== run A ==
==> flow/design.v <==
`timescale 1ns/100ps
module mult_stage( input clock, reset, start, nuke, 
		   input [63:0] product_in, mplier_in, mcand_in,
		   output logic done,
		   output logic [63:0] product_out, mplier_out, mcand_out
		  );
	logic [63:0] prod_in_reg, partial_prod_reg;
	logic [63:0] partial_product, next_mplier, next_mcand;
	assign product_out = prod_in_reg + partial_prod_reg;
	assign partial_product = mplier_in[7:0] * mcand_in;
	assign next_mplier = {8'b0,mplier_in[63:8]};
	assign next_mcand = {mcand_in[55:0],8'b0};
	always_ff @(posedge clock) begin
		prod_in_reg      <= product_in;
		partial_prod_reg <= partial_product;
		mplier_out       <= next_mplier;
		mcand_out        <= next_mcand;
	end
	always_ff @(posedge clock) begin
		if(reset)
			done <= 1'b0;
		else if(nuke)
			done <= 1'b0;
		else
			done <= start;
	end
endmodule
`timescale 1ns/100ps
module mult(	input clock, reset, nuke, 
		input [63:0] mcand, mplier,
		input start,
		output [63:0] product,
		output done
	   );
  	logic [63:0] mcand_out, mplier_out;
  	logic [(7*64)-1:0] internal_products, internal_mcands, internal_mpliers;
  	logic [6:0] internal_dones;
	mult_stage mstage [7:0]  (
		.clock(clock),
		.reset(reset),
		.nuke(nuke), 
		.product_in({internal_products,64'h0}),
		.mplier_in({internal_mpliers,mplier}),
		.mcand_in({internal_mcands,mcand}),
		.start({internal_dones,start}),
		.product_out({product,internal_products}),
		.mplier_out({mplier_out,internal_mpliers}),
		.mcand_out({mcand_out,internal_mcands}),
		.done({done,internal_dones})
	);
endmodule
==> flow/config.mk <==
export PLATFORM = sky130hd
export DESIGN_NAME = mult
export DESIGN_NICKNAME = mult
export VERILOG_FILES = /design/flow/design.v
export SDC_FILE = /design/flow/constraint.sdc
export NUM_CORES = 4
export LEC_CHECK = 0
export ABC_AREA = 0
export CAP_MARGIN = 35
export CORE_ASPECT_RATIO = 1.63
export CORE_MARGIN = 7
export CORE_UTILIZATION = 18
export CTS_CLUSTER_SIZE = 16
export GPL_ROUTABILITY_DRIVEN = 0
export GPL_TIMING_DRIVEN = 0
export MIN_ROUTING_LAYER = met2
export PLACE_DENSITY = 0.39
export SETUP_SLACK_MARGIN = 0.13
export SLEW_MARGIN = 20
==> flow/constraint.sdc <==
create_clock -name core_clock -period 4.87 [get_ports {clock}]
set_input_delay 0.9740 -clock core_clock [delete_from_list [all_inputs] [get_ports {clock}]]
set_output_delay 0.9740 -clock core_clock [all_outputs]
set_load 0.01 [all_outputs]
run.sh (not shown) runs the stock make flow with config.mk's settings and CLKGATE_MAP_FILE=.
Run A -> stages 100% | layout checks FAIL | negative setup slack
Relative to run A, the following input files were edited for run B:
- removing PLACE_DENSITY (formerly 0.39)
- removing MIN_ROUTING_LAYER (formerly met2)
- changing SETUP_SLACK_MARGIN from 0.13 to 0.36
- removing CTS_CLUSTER_SIZE (formerly 16)
- changing CORE_UTILIZATION from 18 to 40
- changing CORE_MARGIN from 7 to 2
- removing GPL_ROUTABILITY_DRIVEN (formerly 0)
- changing CAP_MARGIN from 35 to 30
- removing CORE_ASPECT_RATIO (formerly 1.63)
- removing GPL_TIMING_DRIVEN (formerly 0)
- removing ABC_AREA (formerly 0)
- changing the clock period (ns, I/O delays scaled along) from 4.87 to 7.0
Findings:
Run B | status: complete | timing, DRC, antenna: pass
Run B reports a higher worst path setup slack after routing than run A does.
Comparing floorplan-stage core utilization for run B and run A, the bigger number came from run B.
Register area in run B is about 0.56% below run A.
According to the power report, total power for run B is lower than for run A.
What run C does differently from run B at the input level:
- PLACE_DENSITY_LB_ADDON: unset -> 0.01
- CAP_MARGIN: 30 -> 20
- CORE_UTILIZATION: 40 -> 72
- SETUP_SLACK_MARGIN: 0.36 -> 1.62
- the clock period (ns, I/O delays scaled along): 7.0 -> 5.59
Findings:
- Summary of run C over run B: filler cell count went down, cell total after placement went down, routed wire length went up.
- Synthesis-to-finish area growth: run C vs run B up 6.3 points
- Cell count for run C is lower than for run B.
- Run C against run B: via count went up 10%, hold slack held, portion of total power attributed to combinational logic went up 6.6 points, final RePlAce weighted congestion went up 3.6%.
- Run C had finished all stages when the layout checks came back failing, citing negative setup slack.
Input-level comparison between run D and run C:
- CORE_UTILIZATION now 40, was 72
- SETUP_SLACK_MARGIN no longer set, was 1.62
- PLACE_DENSITY_LB_ADDON no longer set, was 0.01
- the clock period (ns, I/O delays scaled along) now 7.0, was 5.59
## What came out
Run D finished all stages; the layout is clean.
Proportion of power drawn by the clock network: run D vs run C up 3.8 points
Worst-case vdd ir drop: run D vs run C down about 27%
Power in run D is about 30% below run C.
Of the two values seen for end point of the critical path, mstage[0].partial_prod_reg[55] was produced by run C and mstage[0].partial_prod_reg[59] by run D.
Power figures rest on the tool's default switching activity, not on a simulated workload.
